===== flow/config.mk =====
export PLATFORM = sky130hd
export DESIGN_NAME = axis_uart_v1_0
export DESIGN_NICKNAME = axis_uart_v1_0
export VERILOG_FILES = /design/flow/design.v
export SDC_FILE = /design/flow/constraint.sdc
export NUM_CORES = 4
export LEC_CHECK = 0
export ABC_AREA = 1
export CAP_MARGIN = 20
export CORE_MARGIN = 2
export CORE_UTILIZATION = 72
export CTS_CLUSTER_DIAMETER = 362
export CTS_CLUSTER_SIZE = 10
export SETUP_SLACK_MARGIN = 0.66
export SLEW_MARGIN = 20
export TNS_END_PERCENT = 10

===== flow/constraint.sdc =====
create_clock -name core_clock -period 3.22 [get_ports {aclk}]
set_input_delay 0.6440 -clock core_clock [delete_from_list [all_inputs] [get_ports {aclk}]]
set_output_delay 0.6440 -clock core_clock [all_outputs]
set_load 0.01 [all_outputs]

===== flow/design.v =====
`timescale 1ns / 1ps
module uart_fifo #(
	parameter DATA_WIDTH = 8,
	parameter DATA_DEPTH = 8
)
(
	input wire aclk,
	input wire aresetn,
	input wire [DATA_WIDTH-1:0]s_axis_tdata,
	input wire s_axis_tvalid,
	output wire s_axis_tready,
	output wire [DATA_WIDTH-1:0]m_axis_tdata,
	output wire m_axis_tvalid,
	input wire m_axis_tready,
	output wire almost_empty,
	output wire almost_full
);
function integer clogb2;
    input [31:0]value;
    begin
        value = value - 1;
        for (clogb2 = 0; value > 0; clogb2 = clogb2 + 1) begin
            value = value >> 1;
        end
    end
endfunction
localparam RWIDTH = clogb2(DATA_DEPTH);
localparam CWIDTH = RWIDTH+1;
reg [DATA_WIDTH-1:0]data[DATA_DEPTH-1:0];
reg [RWIDTH-1:0]head;
reg [RWIDTH-1:0]tail;
reg [CWIDTH-1:0]count;
reg tready;
reg [DATA_WIDTH-1:0]tdata;
reg tvalid;
reg aempty;
reg afull;
wire wr_valid;
wire rd_valid;
integer i;
assign s_axis_tready = tready;
assign m_axis_tdata = tdata;
assign m_axis_tvalid = tvalid;
assign wr_valid = s_axis_tvalid & s_axis_tready;
assign rd_valid = m_axis_tvalid & m_axis_tready;
assign almost_empty = aempty;
assign almost_full = afull; 
always @(posedge aclk) begin
	if (aresetn == 1'b0) begin
		for (i = 0; i < DATA_DEPTH-1; i = i + 1) begin
			data[i] <= 0;
		end
		head <= 0;
		tail <= 0;
		count <= 0;
	end else begin
		case ({wr_valid,rd_valid})
		2'b00: begin
			head <= head;
			tail <= tail;
			count <= count;
		end
		2'b01: begin
			head <= head;
			tail <= tail + 1;
			count <= count - 1;
		end
		2'b10: begin
			data[head] <= s_axis_tdata;
			head <= head + 1;
			tail <= tail;
			count <= count + 1;
		end
		2'b11: begin
			data[head] <= s_axis_tdata;
			head <= head + 1;
			tail <= tail + 1;
			count <= count;
		end
		endcase
	end
end
always @(*) begin
	if (aresetn == 1'b0) begin
		tready <= 1'b0;
		tdata <= 0;
		tvalid <= 1'b0;
	end else begin
		tready <= (count < DATA_DEPTH) ? 1'b1 : 1'b0;
		tdata <= data[tail];
		tvalid <= (count > 0) ? 1'b1 : 1'b0;
	end
end
always @(*) begin
	if (aresetn == 1'b0) begin
		aempty <= 1'b0;
		afull <= 1'b0;
	end else begin
		aempty <= (count <= 1) ? 1'b1 : 1'b0;
		afull <= (count >= (DATA_DEPTH - 1)) ? 1'b1 : 1'b0;
	end
end
endmodule
`timescale 1ns / 1ps
module uart_prescaler
(
	input wire clk,
	input wire rst,
	input wire en,
	input wire [15:0]div,
	output wire stb,
	output wire half
);
reg [15:0]cnt;
reg stb_out;
reg half_out;
assign stb = stb_out;
assign half = half_out;
always @(posedge clk) begin
	if (rst == 1'b1) begin
		cnt <= 0;
	end else begin
		if (en == 1'b1) begin
			if (cnt == (div - 1)) begin
				cnt <= 0;
			end else begin
				cnt <= cnt + 1;
			end 
		end else begin
			cnt <= 0;
		end
	end
end
always @(*) begin
	if (rst == 1'b1) begin
		stb_out <= 1'b0;
	end else begin
		stb_out <= (cnt == (div - 1)) ? 1'b1 : 1'b0;
	end
end
always @(*) begin
	if (rst == 1'b1) begin
		half_out <= 1'b0;
	end else begin
		half_out <= (cnt == ({1'b0,div[15:1]} - 1)) ? 1'b1 : 1'b0;
	end
end
endmodule
`timescale 1ns / 1ps
module uart_rx #(
	parameter BAUD_PRESCALER = 12,	
	parameter PARITY = 0,
	parameter BYTE_SIZE = 8,
	parameter STOP_BITS = 0,
	parameter FIFO_DEPTH = 16
)
(
	input wire aclk,
	input wire aresetn,
	input wire [23:0]s_axis_config_tdata,
	input wire s_axis_config_tvalid,
	output wire s_axis_config_tready,
	output wire [15:0]m_axis_tdata,
	output wire [0:0]m_axis_tuser,
	output wire m_axis_tvalid,
	input wire m_axis_tready,
	input wire rxd,
	output wire rtsn
);
localparam STATE_IDLE = 0;
localparam STATE_START = 1;
localparam STATE_BYTE = 2;
localparam STATE_PAR = 3;
localparam STATE_STOP = 4;
localparam STATE_END = 5;
localparam PARITY_NONE = 3'd0;
localparam PARITY_EVEN = 3'd1;
localparam PARITY_ODD = 3'd2;
localparam PARITY_MARK = 3'd3;
localparam PARITY_SPACE = 3'd4;
localparam STOP_BITS_ONE = 1'd0;
localparam STOP_BITS_TWO = 1'd1;
reg [3:0]state;
reg [15:0]prescaler;
reg [2:0]parity;
reg [3:0]byte_size;
reg [0:0]stop_bits;
reg pre_en;
wire pre_stb;
wire pre_half;
reg [15:0]s_data;
reg s_valid;
wire s_ready;
reg [15:0]rx_data;
reg rx_par;
reg rx_par_rcv;
reg [7:0]byte_cnt;
reg [15:0]bit_cnt;
reg bit_rec;
reg parity_error;
wire afull;
(* IOB = "TRUE" *) reg rxd_in;
(* IOB = "TRUE" *) reg rtsn_out;
wire rx_fall;
wire rx_rise;
assign s_axis_config_tready = (state == STATE_IDLE) ? 1'b1 : 1'b0;
assign rtsn = rtsn_out;
always @(posedge aclk) begin
	if (aresetn == 1'b0) begin
		prescaler <= BAUD_PRESCALER;
		parity <= PARITY;
		byte_size <= BYTE_SIZE;
		stop_bits <= STOP_BITS;
	end else begin
		if ((s_axis_config_tvalid == 1'b1) && (s_axis_config_tready == 1'b1)) begin
			prescaler <= s_axis_config_tdata[15:0];
			parity <= s_axis_config_tdata[18:16];
			byte_size <= s_axis_config_tdata[22:19];
			stop_bits <= s_axis_config_tdata[23];
		end
	end
end
always @(posedge aclk) begin
	if (aresetn == 1'b0) begin
		rxd_in <= 1'b0;
		rtsn_out <= 1'b1;
	end else begin
		rxd_in <= rxd;
		rtsn_out <= (afull) ? 1'b1 : 1'b0;
	end
end
always @(posedge aclk) begin
	if (aresetn == 1'b0) begin
		bit_cnt <= 0;
	end else begin
		if (state != STATE_IDLE) begin
			if (pre_stb == 1'b1) begin
				bit_cnt <= 0;
			end else begin
				bit_cnt <= bit_cnt + rxd_in;
			end
		end else begin
			bit_cnt <= 0;
		end
	end
end
always @(*) begin
	if (aresetn == 1'b0) begin
		bit_rec <= 1'b0;
	end else begin
		bit_rec <= (bit_cnt >= {1'b0,prescaler[15:1]}) ? 1'b1 : 1'b0;
	end
end
always @(posedge aclk) begin
	if (aresetn == 1'b0) begin
		pre_en <= 1'b0;
		s_data <= 0;
		s_valid <= 1'b0;
		rx_data <= 0;
		byte_cnt <= 0;
		rx_par_rcv <= 1'b0;
		state <= STATE_IDLE;
	end else begin
		case (state)
		STATE_IDLE: begin
			if (rx_fall == 1'b1) begin
				pre_en <= 1'b1;
				state <= STATE_START;
			end else begin
				pre_en <= 1'b0;
			end
		end
		STATE_START: begin
			if (pre_stb == 1'b1) begin
				if (bit_rec == 1'b0) begin
					byte_cnt <= 0;
					rx_data <= 0;
					state <= STATE_BYTE;
				end else begin
					state <= STATE_IDLE;
				end
			end
		end
		STATE_BYTE: begin
			if (pre_stb == 1'b1) begin
				rx_data[byte_cnt] <= bit_rec;
				if (byte_cnt == (byte_size - 1)) begin
					if (parity == PARITY_NONE) begin
						state <= STATE_STOP;
					end else begin
						state <= STATE_PAR;
					end
				end else begin
					byte_cnt <= byte_cnt + 1;
				end
			end
		end
		STATE_PAR: begin
			if (pre_stb == 1'b1) begin
				rx_par_rcv <= bit_rec;
				state <= STATE_STOP;
			end
		end
		STATE_STOP: begin
			if (pre_half == 1'b1) begin
				state <= STATE_END;
			end
		end
		STATE_END: begin
			if (s_valid == 1'b0) begin
				s_valid <= 1'b1;
				s_data <= rx_data;
				if (rx_par != rx_par_rcv) begin
					parity_error <= 1'b1;
				end else begin
					parity_error <= 1'b0;
				end
			end else begin
				s_valid <= 1'b0;
				if (s_ready == 1'b1) begin
				end else begin
				end
				state <= STATE_IDLE;
			end
			pre_en <= 1'b0;
		end
		endcase
	end
end
always @(posedge aclk) begin
	if (aresetn == 1'b0) begin
		rx_par <= 1'b0;
	end else begin
		case (state)
		STATE_BYTE: begin
			if (pre_stb == 1'b1) begin
				case (parity)
				PARITY_EVEN: rx_par <= rx_par + bit_rec;
				PARITY_ODD: rx_par <= rx_par + bit_rec;
				default: rx_par <= rx_par;
				endcase
			end
		end
		STATE_PAR: begin
			rx_par <= rx_par;
		end
		STATE_STOP: begin
			rx_par <= rx_par;
		end
		default: begin
			case (parity)
			PARITY_EVEN: rx_par <= 1'b0;
			PARITY_ODD: rx_par <= 1'b1;
			PARITY_MARK: rx_par <= 1'b1;
			PARITY_SPACE: rx_par <= 1'b0;
			endcase
		end
		endcase
	end
end
uart_fifo #(
	.DATA_WIDTH(16+1),
	.DATA_DEPTH(FIFO_DEPTH)
) fifo_sync_inst (
	.aclk(aclk),
	.aresetn(aresetn),
	.s_axis_tdata({parity_error,s_data}),
	.s_axis_tvalid(s_valid),
	.s_axis_tready(s_ready),
	.m_axis_tdata({m_axis_tuser,m_axis_tdata}),
	.m_axis_tvalid(m_axis_tvalid),
	.m_axis_tready(m_axis_tready),
	.almost_full(afull)
);
uart_prescaler prescaler_inst (
	.clk(aclk),
	.rst(~aresetn),
	.en(pre_en),
	.div(prescaler),	
	.stb(pre_stb),
	.half(pre_half)
);
edge_detect #(
	.ZERO_DELAY("TRUE")
) edge_detect_inst (
	.clk(aclk),
	.sig(rxd_in),
	.fall(rx_fall),
	.rise(rx_rise)
);
endmodule
module edge_detect #(
	parameter ZERO_DELAY = "FALSE"
)
(
	input wire clk,
	input wire sig,
	output wire fall,
	output wire rise
);
reg [1:0]sig_ff;
reg fall_out;
reg rise_out;
assign fall = fall_out;
assign rise = rise_out;
always @(posedge clk) begin
	sig_ff[0] <= sig;
	sig_ff[1] <= sig_ff[0];
end
generate if (ZERO_DELAY == "FALSE") begin
	always @(posedge clk) begin
		if (sig_ff[0] & ~sig_ff[1]) begin
			rise_out <= 1'b1;
		end else begin
			rise_out <= 1'b0;
		end
		if (~sig_ff[0] & sig_ff[1]) begin
			fall_out <= 1'b1;
		end else begin
			fall_out <= 1'b0;
		end
	end
end else begin
	always @(sig, sig_ff[0]) begin
		rise_out <= sig & ~sig_ff[0];
		fall_out <= ~sig & sig_ff[0];
	end
end endgenerate
endmodule
`timescale 1ns / 1ps
module uart_tx #(
	parameter BAUD_PRESCALER = 12,
	parameter PARITY = 0,
	parameter BYTE_SIZE = 8,
	parameter STOP_BITS = 0,
	parameter FIFO_DEPTH = 16
)
(
	input wire aclk,
	input wire aresetn,
	input wire [23:0]s_axis_config_tdata,
	input wire s_axis_config_tvalid,
	output wire s_axis_config_tready,
	input wire [15:0]s_axis_tdata,
	input wire s_axis_tvalid,
	output wire s_axis_tready,
	output wire txd,
	input wire ctsn 
);
localparam PARITY_NONE = 3'd0;
localparam PARITY_EVEN = 3'd1;
localparam PARITY_ODD = 3'd2;
localparam PARITY_MARK = 3'd3;
localparam PARITY_SPACE = 3'd4;
localparam STOP_BITS_ONE = 1'd0;
localparam STOP_BITS_TWO = 1'd1;
localparam STATE_IDLE = 0;
localparam STATE_START = 1;
localparam STATE_BYTE = 2;
localparam STATE_PAR = 3;
localparam STATE_STOP = 4;
localparam STATE_END = 5;
reg [3:0]state;
reg [15:0]prescaler;
reg [2:0]parity;
reg [3:0]byte_size;
reg [0:0]stop_bits;
wire [15:0]m_data;
wire m_valid;
reg m_ready;
reg [15:0]counter;
reg pre_en;
wire pre_stb;
reg [15:0]tx_data;
reg tx_par;
(* IOB = "TRUE" *) reg txd_out;
assign txd = txd_out;
assign s_axis_config_tready = (state == STATE_IDLE) ? 1'b1 : 1'b0;
always @(posedge aclk) begin
	if (aresetn == 1'b0) begin
		prescaler <= BAUD_PRESCALER;
		parity <= PARITY;
		byte_size <= BYTE_SIZE;
		stop_bits <= STOP_BITS;
	end else begin
		if ((s_axis_config_tvalid == 1'b1) && (s_axis_config_tready == 1'b1)) begin
			prescaler <= s_axis_config_tdata[15:0];
			parity <= s_axis_config_tdata[18:16];
			byte_size <= s_axis_config_tdata[22:19];
			stop_bits <= s_axis_config_tdata[23];
		end
	end
end
always @(posedge aclk) begin
	if (aresetn <= 1'b0) begin
		txd_out <= 1'b0;
	end else begin
		case (state)
		STATE_IDLE: begin
			txd_out <= 1'b1;
		end
		STATE_START: begin
			txd_out <= 1'b0;
		end
		STATE_BYTE: begin
			txd_out <= tx_data[0];
		end
		STATE_PAR: begin
			txd_out <= tx_par;
		end
		STATE_STOP: begin
			txd_out <= 1'b1;
		end
		STATE_END: begin
			txd_out <= 1'b1;
		end
		default: begin
			txd_out <= 1'b1;
		end
		endcase
	end
end
always @(posedge aclk) begin
	if (aresetn == 1'b0) begin
		pre_en <= 1'b0;
		m_ready <= 1'b0;
		tx_data <= 0;
		counter <= 0;
		state <= STATE_IDLE;
	end else begin
		case (state)
		STATE_IDLE: begin
			if (m_ready == 1'b0) begin
				if (ctsn == 1'b0) begin
					m_ready <= 1'b1;
				end
			end else begin
				if (m_valid == 1'b1) begin
					m_ready <= 1'b0;
					tx_data <= m_data;
					counter <= 0;
					pre_en <= 1'b1;
					state <= STATE_START;
				end
			end
		end
		STATE_START: begin
			if (pre_stb == 1'b1) begin
				state <= STATE_BYTE;
			end
		end
		STATE_BYTE: begin
			if (pre_stb == 1'b1) begin
				tx_data[14:0] <= tx_data[15:1];
				if (counter == (byte_size - 1)) begin
					counter <= 0;
					if (parity == PARITY_NONE) begin
						state <= STATE_STOP;
					end else begin
						state <= STATE_PAR;
					end
				end else begin
					counter <= counter + 1;
				end
			end
		end
		STATE_PAR: begin
			if (pre_stb == 1'b1) begin
				state <= STATE_STOP;
			end
		end
		STATE_STOP: begin
			if (pre_stb == 1'b1) begin
				case (stop_bits)
				STOP_BITS_ONE: begin
					state <= STATE_END;
				end
				STOP_BITS_TWO: begin
					if (counter == 1) begin
						counter <= 0;
						state <= STATE_END;
					end else begin
						counter <= counter + 1;
					end
				end
				endcase
			end
		end
		STATE_END: begin
			if (m_ready == 1'b0) begin
				pre_en <= 1'b0;
				m_ready <= 1'b1;
			end else begin
				m_ready <= 1'b0;
				if (m_valid == 1'b1) begin
					tx_data <= m_data;
					pre_en <= 1'b1;
					state <= STATE_START;
				end else begin
					state <= STATE_IDLE;
				end
			end
		end
		default: begin
			state <= STATE_IDLE;
		end		
		endcase
	end
end
always @(posedge aclk) begin
	if (aresetn == 1'b0) begin
		tx_par <= 1'b0;
	end else begin
		case (state)
		STATE_BYTE: begin
			if (pre_stb == 1'b1) begin
				case (parity)
				PARITY_EVEN: tx_par <= tx_par + tx_data[0];
				PARITY_ODD: tx_par <= tx_par + tx_data[0];
				default: tx_par <= tx_par;
				endcase
			end
		end
		STATE_PAR: begin
			tx_par <= tx_par;
		end
		default: begin
			case (parity)
			PARITY_EVEN: tx_par <= 1'b0;
			PARITY_ODD: tx_par <= 1'b1;
			PARITY_MARK: tx_par <= 1'b1;
			PARITY_SPACE: tx_par <= 1'b0;
			endcase
		end
		endcase
	end
end
uart_fifo #(
	.DATA_WIDTH(16),
	.DATA_DEPTH(FIFO_DEPTH)
) fifo_sync_inst (
	.aclk(aclk),
	.aresetn(aresetn),
	.s_axis_tdata(s_axis_tdata),
	.s_axis_tvalid(s_axis_tvalid),
	.s_axis_tready(s_axis_tready),
	.m_axis_tdata(m_data),
	.m_axis_tvalid(m_valid),
	.m_axis_tready(m_ready)
);
uart_prescaler prescaler_inst (
	.clk(aclk),
	.rst(~aresetn),
	.en(pre_en),
	.div(prescaler),	
	.stb(pre_stb)
);
endmodule
`timescale 1ns / 1ps
module axis_uart_v1_0 #(
	parameter integer BAUD_PRESCALER = 10,	 
	parameter integer PARITY = 0, 			 
	parameter integer BYTE_SIZE = 8, 		 
	parameter integer STOP_BITS = 0, 		 
	parameter integer FIFO_DEPTH = 16,		 
	parameter integer FLOW_CONTROL = 1,		 
	parameter integer DYNAMIC_CONFIG = 1	 
)
(
	input wire aclk,
	input wire aresetn,
	input wire [23:0]s_axis_config_tdata,	 
	input wire s_axis_config_tvalid,
	output wire s_axis_config_tready,
	input wire [15:0]s_axis_tdata,
	input wire s_axis_tvalid,
	output wire s_axis_tready,
	output wire [15:0]m_axis_tdata,
	output wire m_axis_tuser,				 
	output wire m_axis_tvalid,
	input wire m_axis_tready,
	output wire tx,
	input wire rx,
	output wire rts,						 
	input wire cts							 
);
wire s_axis_config_tx_tready;
wire s_axis_config_rx_tready;
assign s_axis_config_tready = (DYNAMIC_CONFIG) ? s_axis_config_tx_tready & s_axis_config_rx_tready : 1'b0;
uart_tx #(
	.BAUD_PRESCALER(BAUD_PRESCALER),
	.PARITY(PARITY),
	.BYTE_SIZE(BYTE_SIZE),
	.STOP_BITS(STOP_BITS),
	.FIFO_DEPTH(FIFO_DEPTH)
) uart_tx_inst (
	.aclk(aclk),
	.aresetn(aresetn),
	.s_axis_config_tdata(s_axis_config_tdata),
	.s_axis_config_tvalid((DYNAMIC_CONFIG) ? (s_axis_config_tvalid & s_axis_config_rx_tready) : 1'b0),
	.s_axis_config_tready(s_axis_config_tx_tready),
	.s_axis_tdata(s_axis_tdata),
	.s_axis_tvalid(s_axis_tvalid),
	.s_axis_tready(s_axis_tready),
	.txd(tx),
	.ctsn(FLOW_CONTROL ? cts : 1'b0)
);
uart_rx #(
	.BAUD_PRESCALER(BAUD_PRESCALER),
	.PARITY(PARITY),
	.BYTE_SIZE(BYTE_SIZE),
	.STOP_BITS(STOP_BITS),
	.FIFO_DEPTH(FIFO_DEPTH)
) uart_rx_inst (
	.aclk(aclk),
	.aresetn(aresetn),
	.s_axis_config_tdata(s_axis_config_tdata),
	.s_axis_config_tvalid((DYNAMIC_CONFIG) ? (s_axis_config_tvalid & s_axis_config_tx_tready) : 1'b0),
	.s_axis_config_tready(s_axis_config_rx_tready),
	.m_axis_tdata(m_axis_tdata),
	.m_axis_tuser(m_axis_tuser),
	.m_axis_tvalid(m_axis_tvalid),
	.m_axis_tready(m_axis_tready),
	.rxd(rx),
	.rtsn(rts)
);
endmodule

===== flow/run.sh =====
#!/bin/bash
# the make line also repeats each setting of config.mk as NAME=value (left out here)
make -C /OpenROAD-flow-scripts/flow DESIGN_CONFIG=/design/flow/config.mk WORK_HOME=/design/flow/orfs CLKGATE_MAP_FILE= finish

==> results of run 1 <==
## metal layers
metal	vias to the layer above	track usage (%)	routed length, microns
met5	-	0	45
met4	6	24.4	8430
met3	713	7.87	15700
met2	2614	67.1	52000
met1	14700	50.2	37500
li1	13500	-	-
## area by class of cell
cell class                      count  share of cell area [%]
Antenna cell                        4                  0.0241
Clock buffer                      133                    5.55
Clock inverter                      6                   0.241
Inverter                          259                    2.43
Multi-Input combinational cell   2676                    34.2
Sequential cell                   750                    48.9
Tap cell                          664                    2.00
Timing Repair Buffer              237                    6.60
Timing Repair inverter              2                  0.0572
## stage by stage
step	power, mW	hold slack, ns	cell area (sq um)
global placement	16.7	0.401	37000
finish	28.0	0.295	41600
global route	28.8	0.297	41600
floorplan	15.3	0.355	35700
detailed placement	17.0	0.405	37000
CTS	26.4	0.246	40300
## what timing repair did
action | in CTS | in global routing
gates resized | 190 | 201
pin swaps | 51 | 99
endpoints found under the setup margin | 349 | 1096
cloned | 17 | 14
setup buffers | 16 | 35
endpoints found under the hold margin | 0 | 0
==> metrics.yaml, run 1 <==
run_status:
  outcome: "failed layout checks"
  so.violations: "negative setup slack"
clock_tree:
  path_clk_slew_ns: 0.05
  cts_buffers: 84
  clk_latency_ns: 0.67
  cts-root-buf: "clkbuf_16"
  cts_max_level: 3
  cts_tree: "done"
  cts_hold_buf: 0
  cts.path.max_buffers: 3
  cts.sinks: 750
synth:
  ys_cells: 3916
  async_flop_share_pct: 0
  synth_top_area_share_pct: 44.9
  synth_cell_types: 50
  edf_count: 529
  post-synth-top-count-cell: "nor2_1"
  syn_inst: 3916
  ys_warn_count: 16
  ys_sh_aoi_pct: 11.8
  ff_type: "edfxtp_1"
  ys_ff: 750
  top_cells_by_area: "edfxtp_1, dfxtp_1, nor2_1"
  synthSimpleGateAreaFrac_pct: 21.0
  largest_area_cell: "edfxtp_1"
  xor_share_pct: 1.97
  synth_nets: 4019
  top_cells_by_count: "nor2_1, edfxtp_1, nand2_1"
  synthMuxAreaShare_pct: 0.396
  top_logic_kind: "simple AND/OR/NAND/NOR gates"
  syn_area_per_cell_sq_um: 9.03
  synth_seq_share_pct: 57.4
  syn-cell-area_sq_mm: 0.0354
  ys_area_sq_mm: 0.0354
  ys_sh_adder_pct: 2.02
timing:
  worstMarginPinSlew_ns: 1.24
  finalCritPeriodShare_pct: 127
  relSlewSlack_pct: 17.2
  fin_skew_ns: 0.0450
  max_freq_mhz: 244
  final_hold_viol_count: 0
  rsz0062_at_grt: "yes"
  period_needed_ns: 4.09
  finalSetupTns_ns: -2.50
  final-max-slew-violation-count: 0
  worst_slack_ns: -0.871
  setup_viol: 8
floorplan:
  die-width_microns: 226
  fp_util_pct: 72.5
  core_sq_mm: 0.0487
  die_area_sq_mm: 0.0509
  ios: 69
  num_rows: 81
  die_h_microns: 226
drt:
  vias: 31500
  ant_nets: 0
  viasPerCell: 6.67
  firstDrtPassIters: 12
  drc: 0
  wl_per_cell_microns: 24.0
  drt-total-wl_mm: 114
  drt-initial-drc-count: 4873
flow_run:
  maxCapViolations: 0
  tool_warnings: 50
setup_path:
  critical_path_class: "reg2out"
  path_cells: "buf_6, clkinv_8, buf_12, buf_16, nor2_1, o221ai_1, nand3_1, a21oi_2, buf_2"
  rr_endpoint: "uart_rx_inst.fifo_sync_inst.data[8][9]$_SDFFCE_PN0P_"
  worstPathBufferInverterCount: 5
  slowest_delay_ns: 0.75
  cp.required_ns: 2.58
  r2r_start: "uart_rx_inst.fifo_sync_inst.count[4]$_SDFFE_PN0N_"
  cp_max_fo: 9
  cp.arrival_ns: 3.45
  rrSetupSlack_ns: 0.50
  r2r_cells: 11
  path_delay_family: "simple AND/OR/NAND/NOR gates"
  cp-end-kind: "output pin"
  cp-endpoint: "m_axis_tdata[6]"
  slowest_stage: "nor2_1"
  start_kind: "flop"
  cp.depth: 9
global_routing:
  grt_overflow: 0
  first_global_vias: 29800
  grt_first_pass_wirelength_mm: 159
  antenna_found_initial: 6
  grt_max_degree: 129
  track_usage_pct: 40.7
power:
  peakVddDrop_mv: 0.510
  p_per_area_mw_per_mm2: 674
  power.leakage_nw: 15.7
  sw_frac_of_total_pct: 33.3
  power_frac_comb_pct: 27.8
  p_clk_mw: 8.81
  power.internal_mw: 18.7
  comb-power_mw: 7.79
  pg_seq_mw: 11.4
  power_switching_mw: 9.33
  power.group.top: "registers"
  clock_power_share_pct: 31.5
  seqPwrFrac_pct: 40.7
layout:
  syn_to_final_growth_pct: 17.6
  fillerInstances: 2546
  fin_util_pct: 85.3
  instances_no_fill: 4731
  comb_area_sq_mm: 0.0142
  regArea_sq_mm: 0.0204
  nNetsFinal: 4113
hold_path:
  holdPathEnd: "uart_tx_inst.state[0]$_DFF_P_"
  holdPathStages: 2
  hp-start: "aresetn"
  hold_class: "in2reg"
place:
  gp_congestion: 0.916
  dp_cells: 4506
  dp_slack_ns: 0.327
  hpwl_mm: 61.3
  io_buffers: 68
==> inputs of run 2 (changes only) <==
Settings changed: CAP_MARGIN 20 to 15, CORE_MARGIN 2 to 8, CORE_UTILIZATION 72 to 49, CTS_CLUSTER_DIAMETER 362 to 351, CTS_CLUSTER_SIZE 10 to not set, GPL_TIMING_DRIVEN set to 0, HOLD_SLACK_MARGIN set to 0.26, PLACE_DENSITY_LB_ADDON set to 0.26, SETUP_SLACK_MARGIN 0.66 to 0.33, TNS_END_PERCENT 10 to 30.
Clock period 3.22 ns to 4.65 ns, I/O delays scaled along.
==> metrics.yaml, run 2 <==
run_status:
  outcome: "complete, no violations"
synth:
  post-synth-top-count-cell: "nor2_1"
  ys_warn_count: 16  # unchanged
  ys_sh_adder_pct: 2.02  # unchanged
  xor_share_pct: 1.97  # unchanged
  async_flop_share_pct: 0  # unchanged
  top_cells_by_count: "nor2_1, edfxtp_1, nand2_1"
  ys_sh_aoi_pct: 11.8  # unchanged
  syn-cell-area_sq_mm: 0.0354  # unchanged
  ff_type: "edfxtp_1"
  synth_top_area_share_pct: 44.9  # unchanged
  top_cells_by_area: "edfxtp_1, dfxtp_1, nor2_1"
  synthSimpleGateAreaFrac_pct: 21.0  # unchanged
  synthMuxAreaShare_pct: 0.396  # unchanged
  ys_cells: 3916  # unchanged
  syn_inst: 3916  # unchanged
  largest_area_cell: "edfxtp_1"
  top_logic_kind: "simple AND/OR/NAND/NOR gates"
  ys_ff: 750  # unchanged
  synth_seq_share_pct: 57.4  # unchanged
  synth_nets: 4019  # unchanged
  synth_cell_types: 50  # unchanged
  edf_count: 529  # unchanged
  syn_area_per_cell_sq_um: 9.03  # unchanged
  ys_area_sq_mm: 0.0354  # unchanged
clock_tree:
  cts_tree: "done"
  cts_max_level: 3  # unchanged
  cts.path.max_buffers: 3  # unchanged
  cts-root-buf: "clkbuf_16"
  cts_buffers: 81  # -3.6%
  clk_latency_ns: 0.64  # -0.03 ns
  path_clk_slew_ns: 0.06  # about the same
  cts.sinks: 750  # unchanged
floorplan:
  die_h_microns: 285  # +26%
  die_area_sq_mm: 0.0810  # +59%
  fp_util_pct: 49.5  # -23 points
  die-width_microns: 285  # +26%
  core_sq_mm: 0.0715  # +47%
  num_rows: 98  # +21%
  ios: 69  # unchanged
global_routing:
  grt_max_degree: 18  # -86%
  antenna_found_initial: 0  # -6
  grt_first_pass_wirelength_mm: 167  # +5.1%
  first_global_vias: 28200  # -5.4%
  track_usage_pct: 26.7  # -14 points
  grt_overflow: 0  # unchanged
setup_path:
  crit_top_cell: "buf_2"
  cp_max_fo: 10  # +1
  start_kind: "input port"
  cp.arrival_ns: 3.53  # +0.08 ns
  cp.required_ns: 3.72  # +1.14 ns
  rrSetupSlack_ns: 0.52  # +0.02 ns
  critical_path_class: "in2out"
  cp-endpoint: "m_axis_tdata[2]"
  path_delay_family: "buffers and inverters"
  path_cells: "buf_2, buf_2, inv_1, buf_1, clkbuf_1, a21oi_1, clkdlybuf4s50_1"
  startpoint: "aresetn"
  r2r_start: "uart_rx_inst.fifo_sync_inst.count[1]$_SDFFE_PN0N_"
  r2r_cells: 12  # +1
  slowest_stage: "clkbuf_1"
  cp-end-kind: "output pin"
  cp.depth: 7  # -2
  rr_endpoint: "uart_rx_inst.fifo_sync_inst.data[5][4]$_SDFFCE_PN0P_"
  worstPathBufferInverterCount: 6  # +1
  slowest_delay_ns: 0.71  # -0.04 ns
place:
  gp_congestion: 1.02  # +11%
  hpwl_mm: 77.7  # +27%
  io_buffers: 67  # -1.5%
layout:
  syn_to_final_growth_pct: 13.9
  nNetsFinal: 4173  # +1.5%
power:
  seqPwrFrac_pct: 41.6  # +0.9 points
  power_frac_comb_pct: 22.1  # -5.7 points
  power.group.top: "registers"
  power.internal_mw: 12.9  # -31%
  finalPower_mw: 18.9  # -33%
  p_per_area_mw_per_mm2: 469  # -30%
  power.leakage_nw: 15.0  # -4.4%
  comb-power_mw: 4.17  # -46%
  power_switching_mw: 5.95  # -36%
  clock_power_share_pct: 36.3  # +4.8 points
  peakVddDrop_mv: 0.273  # -46%
  pg_seq_mw: 7.86  # -31%
  p_clk_mw: 6.86  # -22%
  sw_frac_of_total_pct: 31.5  # -1.8 points
timing:
  whs_ns: 0.377  # +0.0813 ns
  final_hold_viol_count: 0  # unchanged
  worstMarginPinSlew_ns: 1.41  # +0.175 ns
  final-max-slew-violation-count: 0  # unchanged
  max_freq_mhz: 224
  rsz0062_at_grt: "yes"
  period_needed_ns: 4.46
  setup_viol: 0  # -8
  fin_skew_ns: 0.0274  # -0.0175 ns
  finalCritPeriodShare_pct: 96.0  # -31 points
  relSlewSlack_pct: 5.88  # -11 points
hold_path:
  holdPathEnd: "uart_rx_inst.edge_detect_inst.sig_ff[0]$_DFF_P_"
  hp-start: "uart_rx_inst.rxd_in$_SDFF_PN0_"
  holdPathStages: 0  # -2
  hold_class: "reg2reg"
flow_run:
  tool_warnings: 44  # -12%
  maxCapViolations: 0  # unchanged
drt:
  drt-total-wl_mm: 112  # -1.4%
  wl_per_cell_microns: 22.0  # -8.2%
  vias: 29700  # -5.9%
  drc: 0  # unchanged
  drt-initial-drc-count: 3630  # -26%
  firstDrtPassIters: 6  # -6
  ant_nets: 0  # unchanged
  viasPerCell: 5.84  # -12%
[run 2: layout make-up]
| class | count | area [sq um] |
|---|---|---|
| diodes | 1 | 2.50 |
| plain buffers | 231 | 975 |
| clock buffers | 100 | 2220 |
| clock inverters | 44 | 569 |
| fillers | 6332 | 31200 |
| inverters | 259 | 975 |
| multi-input cells | 2676 | 13300 |
| flip-flops and latches | 750 | 20300 |
| well taps | 950 | 1190 |
| repair buffers | 71 | 704 |
[run 2: through the flow]
stage / setup TNS, ns / area (sq um) / worst slack, ns / instances / util [%]
floorplan: 0 / 35400 / 0.652 / 3916 / -
global placement: -606.56 / 37200 / -1.86 / 4933 / 52.1
detailed placement: -645.64 / 37300 / -1.55 / 4937 / 52.1
CTS: 0 / 40200 / 0.138 / 5081 / 56.2
global route: 0 / 40300 / 0.0649 / 5081 / 56.4
finish: 0 / 40300 / 0.186 / 5082 / 56.4
[run 2: timing repair]
| action | 4_1_cts | 5_1_grt |
|---|---|---|
| hold buffers | 0 | 0 |
| buffers inserted | 0 | 0 |
| resized | 61 | 46 |
| endpoints found under the setup margin | 658 | 512 |
[run 2: per-layer routing]
metal	up-vias	GRT usage [%]	part of all wire [%]
li1	13600	-	-
met1	14100	34.5	39
met2	1622	42.9	46
met3	325	4.09	9.3
met4	0	14.4	5.7
met5	-	0	0
==> inputs of run 3 (changes only) <==
Settings changed: ABC_AREA 1 to not set, CAP_MARGIN 15 to 0, CELL_PAD_IN_SITES_GLOBAL_PLACEMENT set to 1, CORE_MARGIN 8 to 2, CORE_UTILIZATION 49 to 63, CTS_CLUSTER_DIAMETER 351 to not set, GPL_TIMING_DRIVEN 0 to not set, HOLD_SLACK_MARGIN 0.26 to not set, MAX_ROUTING_LAYER set to met5, PLACE_DENSITY_LB_ADDON 0.26 to not set, SETUP_SLACK_MARGIN 0.33 to not set, TNS_END_PERCENT 30 to not set.
Clock period 4.65 ns to 8.0 ns, I/O delays scaled along.
==> metrics.yaml, run 3 <==
timing:
  finalCritPeriodShare_pct: 69.2  # -27 points
  period_needed_ns: 5.54
  final-max-slew-violation-count: 0  # unchanged
  relSlewSlack_pct: 24.3  # +18 points
  fin_skew_ns: 0.0212  # -0.00626 ns
  worst_slack_ns: 2.46  # +2.28 ns
  worstMarginPinSlew_ns: 1.13  # -0.280 ns
  max_freq_mhz: 181
  setup_viol: 0  # unchanged
  rsz0062_at_grt: "no"
  final_hold_viol_count: 0  # unchanged
  whs_ns: 0.409  # +0.0321 ns
  finalSetupTns_ns: 0  # unchanged
synth:
  top_cells_by_count: "edfxtp_1, and2_1, dfxtp_1"
  syn-cell-area_sq_mm: 0.0359  # +1.4%
  ff_type: "edfxtp_1"
  synth_seq_share_pct: 56.6  # -0.82 points
  synth_top_area_share_pct: 44.3  # -0.64 points
  ys_warn_count: 16  # unchanged
  ys_sh_adder_pct: 2.00  # -0.029 points
  ys_ff: 750  # unchanged
  synthMuxAreaShare_pct: 11.1  # +11 points
  async_flop_share_pct: 0  # unchanged
  top_cells_by_area: "edfxtp_1, dfxtp_1, mux4_2"
  xor_share_pct: 3.33  # +1.4 points
  largest_area_cell: "edfxtp_1"
  ys_area_sq_mm: 0.0359  # +1.4%
  top_logic_kind: "simple AND/OR/NAND/NOR gates"
  ys_cells: 2918  # -25%
  synth_nets: 3021  # -25%
  ys_sh_aoi_pct: 5.97  # -5.9 points
  syn_area_per_cell_sq_um: 12.3  # +36%
  synthSimpleGateAreaFrac_pct: 18.0  # -3.0 points
  edf_count: 529  # unchanged
  syn_inst: 2918  # -25%
  post-synth-top-count-cell: "edfxtp_1"
  synth_cell_types: 86  # +72%
run_status:
  outcome: "complete, no violations"
setup_path:
  slowest_stage: "dfxtp_4"
  worstPathBufferInverterCount: 2  # -4
  r2r_cells: 10  # -2
  path_cells: "buf_4, mux4_2, mux4_2, and2_1, clkdlybuf4s50_1"
  crit_top_cell: "mux4_2"
  cp.arrival_ns: 3.94  # +0.41 ns
  cp-endpoint: "m_axis_tdata[14]"
  path_delay_family: "multiplexers"
  start_kind: "flop"
  critical_path_class: "reg2out"
  cp.depth: 5  # -2
  rr_endpoint: "uart_tx_inst.tx_data[5]$_SDFFE_PN0P_"
  cp-end-kind: "output pin"
  rrSetupSlack_ns: 3.82  # +3.30 ns
  cp_max_fo: 45  # +35
  slowest_delay_ns: 0.98  # +0.27 ns
  cp.required_ns: 6.40  # +2.68 ns
  r2r_start: "uart_tx_inst.prescaler[0]$_SDFFE_PN0P_"
layout:
  fillerInstances: 4026  # -36%
  stdcell_area_sq_mm: 0.0397  # -1.6%
  syn_to_final_growth_pct: 10.5
  instances_no_fill: 3738  # -26%
  nNetsFinal: 3019  # -28%
  fin_util_pct: 70.3  # +14 points
place:
  dp_slack_ns: 2.63  # +4.18 ns
  hpwl_mm: 54.7  # -30%
  dp_cells: 3591  # -27%
  dpl_cell_area_sq_mm: 0.0371  # -0.47%
  gp_congestion: 0.858  # -16%
  io_buffers: 68  # +1.5%
floorplan:
  ios: 69  # unchanged
  num_rows: 87  # -11%
  die_area_sq_mm: 0.0589  # -27%
  core_sq_mm: 0.0564  # -21%
  fp_util_pct: 63.6  # +14 points
  die-width_microns: 243  # -15%
  die_h_microns: 243  # -15%
power:
  power.leakage_nw: 14.0  # -6.3%
  power.internal_mw: 7.27  # -44%
  seqPwrFrac_pct: 46.4  # +4.8 points
  pg_seq_mw: 4.64  # -41%
  finalPower_mw: 10.0  # -47%
  peakVddDrop_mv: 0.224  # -18%
  comb-power_mw: 1.79  # -57%
  clock_power_share_pct: 35.8  # -0.5 points
  power.group.top: "registers"
  power_switching_mw: 2.73  # -54%
  p_per_area_mw_per_mm2: 252  # -46%
  p_clk_mw: 3.58  # -48%
  power_frac_comb_pct: 17.9  # -4.2 points
  sw_frac_of_total_pct: 27.3  # -4.2 points
global_routing:
  grt_overflow: 0  # unchanged
  grt_first_pass_wirelength_mm: 132  # -21%
  first_global_vias: 22900  # -19%
  track_usage_pct: 29.0  # +2.4 points
  grt_max_degree: 69  # +51
  antenna_found_initial: 1  # +1
hold_path:
  hp-start: "uart_rx_inst.rxd_in$_SDFF_PN0_"
  holdPathEnd: "uart_rx_inst.edge_detect_inst.sig_ff[0]$_DFF_P_"
  hold_class: "reg2reg"
  holdPathStages: 0  # unchanged
drt:
  viasPerCell: 6.13  # +4.9%
  drt-total-wl_mm: 83.8  # -25%
  drt-initial-drc-count: 1858  # -49%
  drc: 0  # unchanged
  wl_per_cell_microns: 22.4  # +1.8%
  firstDrtPassIters: 7  # +1
  ant_nets: 0  # unchanged
  vias: 22900  # -23%
clock_tree:
  cts_tree: "done"
  cts_resized: 0  # -100%
  cts_max_level: 3  # unchanged
  clk_latency_ns: 0.64  # about the same
  cts_hold_buf: 0  # unchanged
  path_clk_slew_ns: 0.06  # about the same
  cts_setup_buffers: 0  # unchanged
  cts_buffers: 79  # -2.5%
  cts.sinks: 750  # unchanged
  cts-root-buf: "clkbuf_16"
  cts.path.max_buffers: 3  # unchanged
flow_run:
  tool_warnings: 44  # unchanged
  maxCapViolations: 0  # unchanged
==> run 3: metal layers <==
metal	part of all wire [%]	up-vias	GRT usage, %
met1	41	11400	39.0
li1	-	10500	-
met3	5.8	158	3.94
met4	3.0	0	9.20
met5	0	-	0
met2	50	770	49.4
==> run 3: layout make-up <==
type / count / area (sq um) / area share, %
diodes: 1 / 2.50 / 0.00631
clock buffers: 114 / 2240 / 5.66
clock inverters: 32 / 284 / 0.716
inverters: 71 / 269 / 0.678
multi-input cells: 1896 / 14500 / 36.7
flip-flops and latches: 750 / 20300 / 51.2
well taps: 756 / 946 / 2.39
repair buffers: 118 / 1050 / 2.66
==> inputs of run 4 (changes only) <==
Settings changed: ABC_AREA set to 1, CAP_MARGIN 0 to 20, CELL_PAD_IN_SITES_GLOBAL_PLACEMENT 1 to not set, CORE_UTILIZATION 63 to 72, CTS_CLUSTER_DIAMETER set to 200, CTS_CLUSTER_SIZE set to 20, MAX_ROUTING_LAYER met5 to not set, PLACE_DENSITY_LB_ADDON set to 0.02, SETUP_SLACK_MARGIN set to 0.33.
Clock period 8.0 ns to 3.26 ns, I/O delays scaled along.
==> metrics.yaml, run 4 <==
power:
  pg_seq_mw: 11.2  # +140%
  power_frac_comb_pct: 29.4  # +12 points
  p_clk_mw: 5.62  # +57%
  p_per_area_mw_per_mm2: 606  # +140%
  peakVddDrop_mv: 0.472  # +110%
  sw_frac_of_total_pct: 34.3  # +7.0 points
  power.group.top: "registers"
  clock_power_share_pct: 23.5  # -12 points
  power_switching_mw: 8.19  # +200%
  comb-power_mw: 7.02  # +290%
  power.internal_mw: 15.7  # +120%
  seqPwrFrac_pct: 47.1  # +0.7 points
  power.leakage_nw: 14.7  # +4.9%
hold_path:
  hold_class: "in2reg"
  holdPathEnd: "uart_rx_inst.rxd_in$_SDFF_PN0_"
  holdPathStages: 3  # +3
  hp-start: "aresetn"
synth:
  ys_warn_count: 16  # unchanged
  xor_share_pct: 1.97  # -1.4 points
  top_logic_kind: "simple AND/OR/NAND/NOR gates"
  synthSimpleGateAreaFrac_pct: 21.0  # +3.0 points
  ys_cells: 3916  # +34%
  async_flop_share_pct: 0  # unchanged
  edf_count: 529  # unchanged
  ys_sh_aoi_pct: 11.8  # +5.9 points
  ff_type: "edfxtp_1"
  synth_nets: 4019  # +33%
  synthMuxAreaShare_pct: 0.396  # -11 points
  top_cells_by_count: "nor2_1, edfxtp_1, nand2_1"
  synth_seq_share_pct: 57.4  # +0.82 points
  synth_cell_types: 50  # -42%
  syn_inst: 3916  # +34%
  post-synth-top-count-cell: "nor2_1"
  ys_sh_adder_pct: 2.02  # +0.029 points
  syn_area_per_cell_sq_um: 9.03  # -27%
  largest_area_cell: "edfxtp_1"
  synth_top_area_share_pct: 44.9  # +0.64 points
  ys_area_sq_mm: 0.0354  # -1.4%
  ys_ff: 750  # unchanged
  top_cells_by_area: "edfxtp_1, dfxtp_1, nor2_1"
  syn-cell-area_sq_mm: 0.0354  # -1.4%
floorplan:
  die_h_microns: 226  # -7.0%
  num_rows: 81  # -6.9%
  ios: 69  # unchanged
  die-width_microns: 226  # -7.0%
  core_sq_mm: 0.0487  # -14%
  die_area_sq_mm: 0.0509  # -14%
  fp_util_pct: 72.5  # +8.9 points
setup_path:
  slowest_stage: "o211ai_1"
  r2r_cells: 18  # +8
  cp-end-kind: "output pin"
  path_delay_family: "AND-OR/OR-AND gates"
  critical_path_class: "reg2out"
  cp.required_ns: 2.61  # -3.79 ns
  rrSetupSlack_ns: 0.54  # -3.28 ns
  rr_endpoint: "uart_rx_inst.byte_cnt[5]$_SDFFE_PN0P_"
  r2r_start: "uart_rx_inst.prescaler[2]$_SDFFE_PN0P_"
  cp_max_fo: 12  # -73%
  path_cells: "buf_12, clkinv_16, clkbuf_16, o21ai_4, o22ai_2, o211ai_1, a21oi_2, buf_2"
  start_kind: "flop"
  worstPathBufferInverterCount: 4  # +2
  slowest_delay_ns: 0.64  # -0.34 ns
  cp.depth: 8  # +3
  cp.arrival_ns: 2.85  # -1.09 ns
  cp-endpoint: "m_axis_tdata[11]"
drt:
  viasPerCell: 6.47  # +5.6%
  wl_per_cell_microns: 22.4  # -0.13%
  ant_nets: 0  # unchanged
  vias: 29800  # +30%
  firstDrtPassIters: 9  # +2
  drc: 0  # unchanged
  drt-total-wl_mm: 103  # +23%
  antenna_cells: 0  # -1
  drt-initial-drc-count: 4347  # +130%
clock_tree:
  cts_max_level: 2  # -1
  clk_latency_ns: 0.64  # about the same
  cts.sinks: 750  # unchanged
  cts-root-buf: "clkbuf_16"
  cts_buffers: 43  # -46%
  cts.path.max_buffers: 3  # unchanged
  path_clk_slew_ns: 0.10  # +0.04 ns
  cts_tree: "done"
layout:
  nNetsFinal: 4022  # +33%
  syn_to_final_growth_pct: 11.4
  fin_util_pct: 80.8  # +11 points
  instances_no_fill: 4604  # +23%
timing:
  worstMarginPinSlew_ns: 1.05  # -0.0777 ns
  relSlewSlack_pct: 29.7  # +5.4 points
  rsz0062_at_grt: "yes"
  finalCritPeriodShare_pct: 107  # +38 points
  whs_ns: 0.376  # -0.0326 ns
  finalSetupTns_ns: -0.242  # -0.242 ns
  period_needed_ns: 3.50
  final-max-slew-violation-count: 0  # unchanged
  fin_skew_ns: 0.0260  # +0.00481 ns
  final_hold_viol_count: 0  # unchanged
  worst_slack_ns: -0.242  # -2.71 ns
  setup_viol: 1  # +1
  max_freq_mhz: 286
run_status:
  outcome: "failed layout checks"
  so.violations: "negative setup slack"
place:
  hpwl_mm: 62.0  # +13%
  dp_cells: 4497  # +25%
  dp_slack_ns: 0.193  # -2.44 ns
  io_buffers: 68  # unchanged
  gp_congestion: 0.898  # +4.6%
global_routing:
  grt_first_pass_wirelength_mm: 153  # +16%
  first_global_vias: 27900  # +22%
  grt_overflow: 0  # unchanged
  antenna_found_initial: 1  # unchanged
  track_usage_pct: 39.2  # +10 points
  grt_max_degree: 95  # +38%
flow_run:
  maxCapViolations: 0  # unchanged
  tool_warnings: 44  # unchanged
[run 4: layout make-up]
cell class | count | area (sq um)
Inverter | 259 | 1010
Timing Repair Buffer | 187 | 2190
Clock buffer | 62 | 1150
Tap cell | 664 | 831
Sequential cell | 750 | 20300
Fill cell | 2944 | 9350
Clock inverter | 4 | 63.8
Multi-Input combinational cell | 2676 | 13800
Timing Repair inverter | 2 | 36.3
[run 4: per-layer routing]
| layer | GRT usage [%] | wire length (microns) |
|---|---|---|
| met1 | 50.6 | 36500 |
| met2 | 64.3 | 48500 |
| met3 | 7.03 | 12400 |
| met4 | 19.4 | 5700 |
| met5 | 0 | 13 |
[run 4: what timing repair did]
action,CTS,global route
pin swaps,56,55
setup endpoints to repair,27,113
resized,158,91
gates cloned,11,11
hold buffers,0,0
setup buffers,8,11
[run 4: per-stage QoR]
stage,total power [mW],cell area [sq um]
finish,23.9,39400
global route,24.6,39400
CTS,23.0,38800
detailed placement,16.9,36900
global placement,16.7,36900
floorplan,15.1,35600
==> inputs of run 5 (changes only) <==
Settings changed: ABC_AREA 1 to not set, CELL_PAD_IN_SITES_GLOBAL_PLACEMENT set to 2, CORE_UTILIZATION 72 to 52, CTS_CLUSTER_DIAMETER 200 to not set, CTS_CLUSTER_SIZE 20 to 60, GPL_TIMING_DRIVEN set to 0, PLACE_DENSITY set to 0.84, PLACE_DENSITY_LB_ADDON 0.02 to not set, SETUP_SLACK_MARGIN 0.33 to 0.28, SLEW_MARGIN 20 to 30.
Clock period 3.26 ns to 4.96 ns, I/O delays scaled along.
==> metrics.yaml, run 5 <==
run_status:
  outcome: "complete, no violations"
synth:
  synth_seq_share_pct: 56.6  # -0.82 points
  ys_area_sq_mm: 0.0359  # +1.4%
  top_cells_by_area: "edfxtp_1, dfxtp_1, mux4_2"
  top_cells_by_count: "edfxtp_1, and2_1, dfxtp_1"
  synth_cell_types: 86  # +72%
  ys_warn_count: 16  # unchanged
  ys_ff: 750  # unchanged
  synth_nets: 3021  # -25%
  syn-cell-area_sq_mm: 0.0359  # +1.4%
  syn_area_per_cell_sq_um: 12.3  # +36%
  synth_top_area_share_pct: 44.3  # -0.64 points
  largest_area_cell: "edfxtp_1"
  top_logic_kind: "simple AND/OR/NAND/NOR gates"
  ys_sh_aoi_pct: 5.97  # -5.9 points
  post-synth-top-count-cell: "edfxtp_1"
  ys_sh_adder_pct: 2.00  # -0.029 points
  async_flop_share_pct: 0  # unchanged
  synthSimpleGateAreaFrac_pct: 18.0  # -3.0 points
  syn_inst: 2918  # -25%
  ys_cells: 2918  # -25%
  ff_type: "edfxtp_1"
  edf_count: 529  # unchanged
  xor_share_pct: 3.33  # +1.4 points
  synthMuxAreaShare_pct: 11.1  # +11 points
setup_path:
  critical_path_class: "in2out"
  worstPathBufferInverterCount: 5  # +1
  cp.depth: 6  # -2
  cp_max_fo: 10  # -2
  cp.required_ns: 3.97  # +1.36 ns
  r2r_start: "uart_rx_inst.prescaler[2]$_SDFFE_PN0P_"
  slowest_delay_ns: 0.72  # +0.08 ns
  start_kind: "input port"
  rrSetupSlack_ns: 1.23  # +0.69 ns
  path_delay_family: "buffers and inverters"
  cp-endpoint: "m_axis_tuser"
  path_cells: "clkdlybuf4s50_1, buf_2, clkbuf_4, clkbuf_4, and2_1, clkdlybuf4s50_1"
  startpoint: "aresetn"
  r2r_cells: 12  # -6
  slowest_stage: "clkdlybuf4s50_1"
  cp.arrival_ns: 3.63  # +0.78 ns
  rr_endpoint: "uart_rx_inst.byte_cnt[6]$_SDFFE_PN0P_"
  cp-end-kind: "output pin"
drt:
  drt-initial-drc-count: 1766  # -59%
  route.met2.wl_mm: 43.8  # -9.7%
  drc: 0  # unchanged
  met1_length_mm: 38.2  # +4.5%
  routed-wl-met3_mm: 3.55  # -71%
  wl_per_cell_microns: 21.7  # -3.1%
  antenna_cells: 0  # unchanged
  firstDrtPassIters: 5  # -4
  viasPerCell: 5.70  # -12%
  drt-total-wl_mm: 87.6  # -15%
  ant_nets: 0  # unchanged
  vias: 23000  # -23%
  highest_layer: "met4"
timing:
  final_hold_viol_count: 0  # unchanged
  period_needed_ns: 4.62
  finalCritPeriodShare_pct: 93.2  # -14 points
  whs_ns: 0.381  # +0.00473 ns
  max_freq_mhz: 216
  relSlewSlack_pct: 37.4  # +7.7 points
  rsz0062_at_grt: "yes"
  fin_skew_ns: 0.0240  # -0.00198 ns
  worst_slack_ns: 0.340  # +0.581 ns
  worstMarginPinSlew_ns: 0.940  # -0.114 ns
  setup_viol: 0  # -1
  final-max-slew-violation-count: 0  # unchanged
floorplan:
  fp_util_pct: 52.4  # -20 points
  ios: 69  # unchanged
  num_rows: 96  # +19%
  core_sq_mm: 0.0685  # +40%
  die_h_microns: 267  # +18%
  die_area_sq_mm: 0.0711  # +40%
  die-width_microns: 267  # +18%
power:
  power.group.top: "registers"
  peakVddDrop_mv: 0.285  # -40%
  seqPwrFrac_pct: 44.5  # -2.6 points
  p_clk_mw: 5.84  # +3.9%
  pg_seq_mw: 7.28  # -35%
  power_frac_comb_pct: 19.7  # -9.7 points
  p_per_area_mw_per_mm2: 400  # -34%
  clock_power_share_pct: 35.7  # +12 points
  power.internal_mw: 11.8  # -25%
  power.leakage_nw: 14.4  # -2.5%
  power_switching_mw: 4.55  # -44%
  sw_frac_of_total_pct: 27.8  # -6.5 points
  comb-power_mw: 3.22  # -54%
global_routing:
  grt_overflow: 0  # unchanged
  antenna_found_initial: 2  # +1
  grt_first_pass_wirelength_mm: 135  # -11%
  first_global_vias: 23300  # -16%
  track_usage_pct: 25.0  # -14 points
  grt_max_degree: 18  # -81%
place:
  io_buffers: 68  # unchanged
  dpl_cell_area_sq_mm: 0.0380  # +3.1%
  gp_congestion: 0.866  # -3.5%
  hpwl_mm: 65.2  # +5.2%
  dp_slack_ns: -1.10  # -1.29 ns
  dp_cells: 3882  # -14%
layout:
  fin_util_pct: 59.7  # -21 points
  syn_to_final_growth_pct: 13.9
  stdcell_area_sq_mm: 0.0409  # +3.7%
  nNetsFinal: 3191  # -21%
  instances_no_fill: 4037  # -12%
clock_tree:
  cts-root-buf: "clkbuf_16"
  cts.sinks: 750  # unchanged
  cts_tree: "done"
  cts.path.max_buffers: 3  # unchanged
  cts_max_level: 3  # +1
  cts_buffers: 80  # +86%
  path_clk_slew_ns: 0.05  # -0.05 ns
  clk_latency_ns: 0.63  # about the same
  cts_hold_buf: 0  # unchanged
hold_path:
  hp-start: "uart_rx_inst.rxd_in$_SDFF_PN0_"
  hold_class: "reg2reg"
  holdPathStages: 0  # -3
  holdPathEnd: "uart_rx_inst.edge_detect_inst.sig_ff[0]$_DFF_P_"
flow_run:
  maxCapViolations: 0  # unchanged
  tool_warnings: 44  # unchanged
run 5: through the flow:
| step | setup TNS, ns | total power, mW |
|---|---|---|
| 4_1_cts | 0 | 16.5 |
| 6_report | 0 | 16.3 |
| 3_5_place_dp | -316.77 | 10.6 |
| 3_3_place_gp | -808.19 | 10.5 |
| 2_1_floorplan | 0 | 9.64 |
| 5_1_grt | 0 | 17.1 |
run 5: per-layer routing:
| metal | vias up | GRT usage, % |
|---|---|---|
| met1 | 11500 | 33.5 |
| met3 | 141 | 3.14 |
| li1 | 10900 | - |
| met5 | - | 0 |
| met2 | 499 | 42.9 |
| met4 | 0 | 7.11 |
run 5: final cells by class:
class	count	area (sq um)
Fill cell	5516	27600
Sequential cell	750	20300
Multi-Input combinational cell	1896	14800
Clock buffer	115	2240
Tap cell	882	1100
Timing Repair Buffer	88	887
Buffer	201	876
Clock inverter	34	324
Inverter	71	267
run 5: what timing repair did:
action,4_1_cts,5_1_grt
resized,44,41
buffers inserted,0,6
endpoints found under the setup margin,325,312
pin swaps,0,2
==> inputs of run 6 (changes only) <==
Settings changed: CELL_PAD_IN_SITES_GLOBAL_PLACEMENT 2 to not set, CORE_UTILIZATION 52 to 66, CTS_CLUSTER_SIZE 60 to not set, GPL_TIMING_DRIVEN 0 to not set, MAX_ROUTING_LAYER set to met4, PLACE_DENSITY 0.84 to not set, SETUP_SLACK_MARGIN 0.28 to 1.78, SLEW_MARGIN 30 to 20.
Clock period 4.96 ns to 6.48 ns, I/O delays scaled along.
==> metrics.yaml, run 6 <==
global_routing:
  antenna_found_initial: 1  # -1
  grt_first_pass_wirelength_mm: 130  # -4.0%
  first_global_vias: 22700  # -2.4%
  track_usage_pct: 31.1  # +6.1 points
  grt_overflow: 0  # unchanged
  grt_max_degree: 62  # +44
drt:
  wl_per_cell_microns: 22.6  # +4.0%
  ant_nets: 0  # unchanged
  drc: 0  # unchanged
  firstDrtPassIters: 5  # unchanged
  vias: 22900  # -0.26%
  drt-total-wl_mm: 83.2  # -5.1%
  viasPerCell: 6.22  # +9.2%
  drt-initial-drc-count: 2172  # +23%
clock_tree:
  cts_hold_buf: 0  # unchanged
  cts.sinks: 750  # unchanged
  cts.path.max_buffers: 3  # unchanged
  clk_latency_ns: 0.63  # about the same
  cts_buffers: 77  # -3.8%
  path_clk_slew_ns: 0.06  # about the same
  cts-root-buf: "clkbuf_16"
  cts_max_level: 3  # unchanged
  cts_tree: "done"
setup_path:
  worstPathBufferInverterCount: 2  # -3
  r2r_cells: 9  # -3
  crit_top_cell: "mux4_2"
  cp_max_fo: 15  # +5
  critical_path_class: "reg2out"
  rrSetupSlack_ns: 2.33  # +1.10 ns
  path_delay_family: "multiplexers"
  slowest_delay_ns: 0.56  # -0.16 ns
  cp.depth: 5  # -1
  path_cells: "buf_4, mux4_2, mux4_2, and2_1, clkdlybuf4s50_1"
  start_kind: "flop"
  cp.required_ns: 5.18  # +1.21 ns
  r2r_start: "uart_tx_inst.prescaler[0]$_SDFFE_PN0P_"
  slowest_stage: "mux4_2"
  cp.arrival_ns: 3.23  # -0.40 ns
  cp-end-kind: "output pin"
  cp-endpoint: "m_axis_tdata[1]"
  rr_endpoint: "uart_tx_inst.tx_data[0]$_SDFFE_PN0P_"
layout:
  fin_util_pct: 73.7  # +14 points
  nNetsFinal: 3030  # -5.0%
  stdcell_area_sq_mm: 0.0396  # -3.0%
  syn_to_final_growth_pct: 10.5
  instances_no_fill: 3687  # -8.7%
place:
  dp_cells: 3541  # -8.8%
  gp_congestion: 0.893  # +3.0%
  dpl_cell_area_sq_mm: 0.0371  # -2.5%
  io_buffers: 68  # unchanged
  hpwl_mm: 54.8  # -16%
timing:
  max_freq_mhz: 221
  finalSetupTns_ns: 0  # unchanged
  finalCritPeriodShare_pct: 69.9  # -23 points
  rsz0062_at_grt: "no"
  final-max-slew-violation-count: 0  # unchanged
  final_hold_viol_count: 0  # unchanged
  worstMarginPinSlew_ns: 1.15  # +0.208 ns
  fin_skew_ns: 0.0151  # -0.00891 ns
  period_needed_ns: 4.53
  setup_viol: 0  # unchanged
  relSlewSlack_pct: 23.4  # -14 points
synth:
  synth_nets: 3021  # unchanged
  syn_area_per_cell_sq_um: 12.3  # unchanged
  edf_count: 529  # unchanged
  xor_share_pct: 3.33  # unchanged
  synth_seq_share_pct: 56.6  # unchanged
  synth_top_area_share_pct: 44.3  # unchanged
  ys_ff: 750  # unchanged
  synthMuxAreaShare_pct: 11.1  # unchanged
  ys_cells: 2918  # unchanged
  async_flop_share_pct: 0  # unchanged
  ys_sh_aoi_pct: 5.97  # unchanged
  top_cells_by_area: "edfxtp_1, dfxtp_1, mux4_2"
  syn-cell-area_sq_mm: 0.0359  # unchanged
  top_logic_kind: "simple AND/OR/NAND/NOR gates"
  syn_inst: 2918  # unchanged
  ff_type: "edfxtp_1"
  largest_area_cell: "edfxtp_1"
  top_cells_by_count: "edfxtp_1, and2_1, dfxtp_1"
  synthSimpleGateAreaFrac_pct: 18.0  # unchanged
  post-synth-top-count-cell: "edfxtp_1"
  ys_area_sq_mm: 0.0359  # unchanged
  ys_warn_count: 16  # unchanged
  synth_cell_types: 86  # unchanged
  ys_sh_adder_pct: 2.00  # unchanged
power:
  power.group.top: "registers"
  power.leakage_nw: 14.1  # -2.0%
  comb-power_mw: 2.27  # -30%
  power_frac_comb_pct: 18.4  # -1.3 points
  power_switching_mw: 3.38  # -26%
  sw_frac_of_total_pct: 27.4  # -0.41 points
  peakVddDrop_mv: 0.249  # -12%
  pg_seq_mw: 5.69  # -22%
  p_per_area_mw_per_mm2: 311  # -22%
  clock_power_share_pct: 35.5  # -0.2 points
  power.internal_mw: 8.95  # -24%
  seqPwrFrac_pct: 46.1  # +1.6 points
  p_clk_mw: 4.38  # -25%
flow_run:
  maxCapViolations: 0  # unchanged
  tool_warnings: 44  # unchanged
floorplan:
  die_area_sq_mm: 0.0562  # -21%
  core_sq_mm: 0.0538  # -21%
  fp_util_pct: 66.7  # +14 points
  die-width_microns: 237  # -11%
  ios: 69  # unchanged
  num_rows: 85  # -11%
  die_h_microns: 237  # -11%
hold_path:
  holdPathEnd: "uart_rx_inst.s_data[4]$_SDFFE_PN0P_"
  holdPathStages: 2  # +2
  hold_class: "reg2reg"
  hp-start: "uart_rx_inst.rx_data[4]$_SDFFE_PN0P_"
run_status:
  outcome: "complete, no violations"
==> run 6: per-stage QoR <==
step,worst slack (ns),total power [mW],hold WS (ns)
finish,1.95,12.3,0.461
global route,1.82,12.8,0.469
CTS,1.89,12.4,0.460
detailed placement,1.95,8.02,0.447
global placement,2.00,7.96,0.447
floorplan,2.08,7.38,0.356
==> run 6: repair_timing <==
action / CTS / global route
gates resized: 1 / 0
setup endpoints to repair: 15 / 0
buffers inserted: 2 / 0
==> run 6: cell type report <==
type | count | area [sq um]
Clock inverter | 39 | 404
Multi-Input combinational cell | 1896 | 14500
Antenna cell | 1 | 2.50
Clock buffer | 103 | 2100
Sequential cell | 750 | 20300
Tap cell | 696 | 871
Inverter | 71 | 269
Fill cell | 3553 | 14200
Timing Repair Buffer | 131 | 1170
==> run 6: per-layer routing <==
layer  share of wire (%)  track usage, %
met3                 5.3            3.67
met4                 3.6            10.9
met2                  50            51.0
met5                   0               -
met1                  41            40.6
==> inputs of run 7 (changes only) <==
Settings changed: CORE_UTILIZATION 66 to 72, MAX_ROUTING_LAYER met4 to not set, PLACE_DENSITY set to 0.67, SETUP_SLACK_MARGIN 1.78 to not set.
==> metrics.yaml, run 7 <==
run_status:
  outcome: "complete, no violations"
timing:
  max_freq_mhz: 197  # -11%
  rsz0062_at_grt: "no"
  final-max-slew-violation-count: 0  # unchanged
  worstMarginPinSlew_ns: 1.15  # -0.00175 ns
  finalSetupTns_ns: 0  # unchanged
  worst_slack_ns: 1.41  # -0.542 ns
  setup_viol: 0  # unchanged
  relSlewSlack_pct: 23.4  # -0.061 points
  period_needed_ns: 5.07  # +0.542 ns
  fin_skew_ns: 0.0235  # +0.00842 ns
  whs_ns: 0.424  # -0.0368 ns
  final_hold_viol_count: 0  # unchanged
  finalCritPeriodShare_pct: 78.3  # +8.4 points
global_routing:
  grt_max_degree: 87  # +40%
  grt_first_pass_wirelength_mm: 127  # -2.1%
  antenna_found_initial: 0  # -1
  first_global_vias: 23300  # +2.2%
  track_usage_pct: 32.5  # +1.5 points
  grt_overflow: 0  # unchanged
power:
  pg_seq_mw: 5.75  # +1%
  p_clk_mw: 4.36  # about the same
  clock_power_share_pct: 35.5  # about the same
  power.group.top: "registers"
  power_frac_comb_pct: 17.7  # -0.7 points
  seqPwrFrac_pct: 46.8  # +0.7 points
  power_switching_mw: 3.33  # -1.3%
  peakVddDrop_mv: 0.242  # -2.7%
  power.leakage_nw: 14.0  # -0.60%
  power.internal_mw: 8.95  # about the same
  p_per_area_mw_per_mm2: 311  # about the same
  comb-power_mw: 2.17  # -4%
  sw_frac_of_total_pct: 27.1  # -0.27 points
layout:
  stdcell_area_sq_mm: 0.0395  # -0.42%
  syn_to_final_growth_pct: 10.0
  fillerInstances: 2819  # -21%
  nNetsFinal: 3016  # -0.46%
  instances_no_fill: 3638  # -1.3%
drt:
  drc: 0  # unchanged
  routed-wl-met3_mm: 5.58  # +26%
  wl_per_cell_microns: 22.6  # about the same
  vias: 23300  # +1.4%
  route.met2.wl_mm: 41.1  # -1.2%
  drt-total-wl_mm: 82.1  # -1.3%
  highest_layer: "met4"
  viasPerCell: 6.40  # +2.8%
  firstDrtPassIters: 7  # +2
  drt-initial-drc-count: 2266  # +4.3%
  antenna_cells: 0  # -1
  ant_nets: 0  # unchanged
  met1_length_mm: 31.7  # -7.3%
setup_path:
  cp-end-kind: "output pin"
  cp.required_ns: 5.18  # about the same
  rrSetupSlack_ns: 2.31  # -0.02 ns
  r2r_start: "uart_tx_inst.prescaler[0]$_SDFFE_PN0P_"
  r2r_cells: 10  # +1
  path_cells: "buf_4, mux4_2, mux4_2, and2_1, clkdlybuf4s50_1"
  slowest_stage: "dfxtp_4"
  slowest_delay_ns: 0.96  # +0.40 ns
  worstPathBufferInverterCount: 2  # unchanged
  rr_endpoint: "uart_tx_inst.counter[1]$_SDFFE_PN0P_"
  crit_top_cell: "mux4_2"
  cp-endpoint: "m_axis_tdata[9]"
  critical_path_class: "reg2out"
  cp_max_fo: 48  # +33
  path_delay_family: "multiplexers"
  cp.arrival_ns: 3.78  # +0.55 ns
  start_kind: "flop"
  cp.depth: 5  # unchanged
clock_tree:
  clk_latency_ns: 0.62  # about the same
  cts_hold_buf: 0  # unchanged
  cts_setup_buffers: 0  # -2
  cts_tree: "done"
  cts.path.max_buffers: 3  # unchanged
  cts-root-buf: "clkbuf_16"
  cts_max_level: 3  # unchanged
  cts_buffers: 75  # -2.6%
  cts.sinks: 750  # unchanged
  cts_resized: 0  # -1
  path_clk_slew_ns: 0.06  # about the same
place:
  io_buffers: 68  # unchanged
  hpwl_mm: 53.2  # -2.9%
  dp_cells: 3498  # -1.2%
  gp_congestion: 0.903  # +1.2%
  dpl_cell_area_sq_mm: 0.0370  # -0.29%
  dp_slack_ns: 1.68  # -0.268 ns
synth:
  ys_warn_count: 16  # unchanged
  synth_cell_types: 86  # unchanged
  top_cells_by_area: "edfxtp_1, dfxtp_1, mux4_2"
  top_logic_kind: "simple AND/OR/NAND/NOR gates"
  top_cells_by_count: "edfxtp_1, and2_1, dfxtp_1"
  async_flop_share_pct: 0  # unchanged
  synthSimpleGateAreaFrac_pct: 18.0  # unchanged
  xor_share_pct: 3.33  # unchanged
  ys_cells: 2918  # unchanged
  synth_top_area_share_pct: 44.3  # unchanged
  synthMuxAreaShare_pct: 11.1  # unchanged
  synth_nets: 3021  # unchanged
  edf_count: 529  # unchanged
  ys_sh_adder_pct: 2.00  # unchanged
  synth_seq_share_pct: 56.6  # unchanged
  ys_area_sq_mm: 0.0359  # unchanged
  ys_sh_aoi_pct: 5.97  # unchanged
  post-synth-top-count-cell: "edfxtp_1"
  syn_area_per_cell_sq_um: 12.3  # unchanged
  syn_inst: 2918  # unchanged
  ys_ff: 750  # unchanged
  syn-cell-area_sq_mm: 0.0359  # unchanged
  ff_type: "edfxtp_1"
  largest_area_cell: "edfxtp_1"
floorplan:
  core_sq_mm: 0.0491  # -8.8%
  fp_util_pct: 73.1  # +6.5 points
  ios: 69  # unchanged
  num_rows: 81  # -4.7%
  die_h_microns: 227  # -4.2%
  die_area_sq_mm: 0.0516  # -8.2%
  die-width_microns: 227  # -4.2%
hold_path:
  hp-start: "uart_rx_inst.rxd_in$_SDFF_PN0_"
  hold_class: "reg2reg"
  holdPathEnd: "uart_rx_inst.edge_detect_inst.sig_ff[0]$_DFF_P_"
  holdPathStages: 0  # -2
flow_run:
  maxCapViolations: 0  # unchanged
  tool_warnings: 44  # unchanged
==> run 7: area by class of cell <==
cell class	instances	area [sq um]	share of cell area (%)
multi-input cells	1896	14500	36.8
flip-flops and latches	750	20300	51.5
clock inverters	34	357	0.903
well taps	664	831	2.10
clock buffers	104	2100	5.32
repair buffers	119	1060	2.69
inverters	71	269	0.682
==> run 7: stage by stage <==
| stage | power [mW] | utilization (%) |
|---|---|---|
| global placement | 7.91 | 75.3 |
| global route | 12.7 | 80.5 |
| finish | 12.3 | 80.5 |
| CTS | 12.3 | 80.4 |
| detailed placement | 8.00 | 75.4 |
| floorplan | 7.38 | - |
==> run 7: metal layers <==
layer	vias to the layer above	track usage (%)
li1	10500	-
met1	11500	41.7
met2	1054	55.0
met3	247	5.03
met4	0	15.3
met5	-	0
Power figures rest on the tool's default switching activity, not on a simulated workload.
